Setup of build 3:
// topmodule
module topmodule (
    input clk,
    input en,reset,
    output [31:0] imem_addr,
    input  [31:0] imem_rdata,
    output [31:0] dmem_addr,
    output [31:0] dmem_wdata,
    output dmem_we,
    input  [31:0] dmem_rdata,
    output halted
);
For scale: roughly 790 flip-flops, roughly 170 I/O pins.
export LEC_CHECK = 0
export CAP_MARGIN = 20
export CELL_PAD_IN_SITES_DETAIL_PLACEMENT = 0
export CELL_PAD_IN_SITES_GLOBAL_PLACEMENT = 0
export CORE_MARGIN = 10
export CORE_UTILIZATION = 59
export GPL_TIMING_DRIVEN = 1
export MIN_ROUTING_LAYER = met2
export PLACE_DENSITY = 0.91
export SETUP_SLACK_MARGIN = 0.85
export SLEW_MARGIN = 30
create_clock -name core_clock -period 4.47 [get_ports {clk}]
run.sh (not shown) runs the stock make flow with config.mk's settings and CLKGATE_MAP_FILE=.
Build 3 terminated abnormally: global routing reported GRT-0232.
#### Input delta (build 63 over build 3)
Settings: ABC_AREA now 0, previously not set; PLACE_DENSITY no longer set, was 0.91; GPL_TIMING_DRIVEN no longer set, was 1; CORE_UTILIZATION now 48, was 59; SETUP_SLACK_MARGIN no longer set, was 0.85; MAX_ROUTING_LAYER now met4, previously not set; CORE_MARGIN now 9, was 10; PLACE_DENSITY_LB_ADDON now 0.23, previously not set; TNS_END_PERCENT now 5, previously not set; SLEW_MARGIN now 20, was 30; CTS_CLUSTER_SIZE now 80, previously not set; the clock period (ns, I/O delays scaled along) now 7.9, was 4.47.
Results
The flow ended early for build 63: it failed with a tool error in global routing.
Post-synthesis sequential element count: build 63 vs build 3, no meaningful difference
Of build 63 and build 3, the run reporting the lower overall die area was build 3.
Compared with build 3, build 63 shows instance count after placement with tap cells included that has gone down by a few percent.
Build 63 vs build 3 — routability-driven placement congestion ratio dropped slightly
In build 63, placeable core region is higher than in build 3.
Between build 3 and build 63, the flow reports number of buffers inserted during clock tree synthesis increasing slightly.
Per the comparison of build 63 with build 3, pre-CTS setup slack +2.35 ns; synthesized area ~0 delta.
Detailed placer's ending HPWL improves in build 63 relative to build 3.
[inputs] build 45 vs build 63
Settings: PLACE_DENSITY_LB_ADDON now 0.0, was 0.23; CORE_UTILIZATION now 70, was 48; CELL_PAD_IN_SITES_DETAIL_PLACEMENT no longer set, was 0; TNS_END_PERCENT no longer set, was 5; ABC_AREA no longer set, was 0; CTS_CLUSTER_SIZE now 43, was 80; MAX_ROUTING_LAYER no longer set, was met4; CELL_PAD_IN_SITES_GLOBAL_PLACEMENT no longer set, was 0; CORE_MARGIN now 2, was 9; MIN_ROUTING_LAYER no longer set, was met2; the clock period (ns, I/O delays scaled along) now 1.67, was 7.9.
Notes after the runs:
- Build 45 did not finish; the tool stopped in clock tree synthesis with error DPL-0033.
- Build 63 -> build 45: instance tally after logic synthesis delta 0, exact match
- Summary of build 45 over build 63: die size fell 37%; core outline area fell about 30%.


Starting RTL as in the previous note.
make LEC_CHECK=0 CAP_MARGIN=20 CORE_MARGIN=2 CORE_UTILIZATION=58 SLEW_MARGIN=20 finish   # period 2.94 ns
The first run reached the layout checks and failed them: negative setup slack.
Next try:
Settings changed: CORE_UTILIZATION 58 to 61, MAX_ROUTING_LAYER set to met4, PLACE_DENSITY set to 0.6, SETUP_SLACK_MARGIN set to 0.58.
Clock period 2.94 ns to 3.02 ns, I/O delays scaled along.
What happened: With this change the flow failed in global routing. Die area goes down by 4.9%. Synthesized cell count stays the same. Area after synthesis does not change.
Next try:
Settings changed: CORE_UTILIZATION 61 to 57, MAX_ROUTING_LAYER met4 to not set, SETUP_SLACK_MARGIN 0.58 to not set.
Clock period 3.02 ns to 5.43 ns, I/O delays scaled along.
- The new run finished clean
- die size went up by 6.9%
- area after synthesis is unchanged
- synthesized cell count is unchanged
Next try:
Settings changed: CORE_UTILIZATION 57 to 70, CTS_CLUSTER_SIZE set to 43, PLACE_DENSITY 0.6 to not set, PLACE_DENSITY_LB_ADDON set to 0.0, SETUP_SLACK_MARGIN set to 0.31.
Clock period 5.43 ns to 1.06 ns, I/O delays scaled along.
=> This time the run aborted during clock tree synthesis with DPL-0038; die area decreases by 18%; synthesized cell count is unchanged; synthesized area is unchanged.
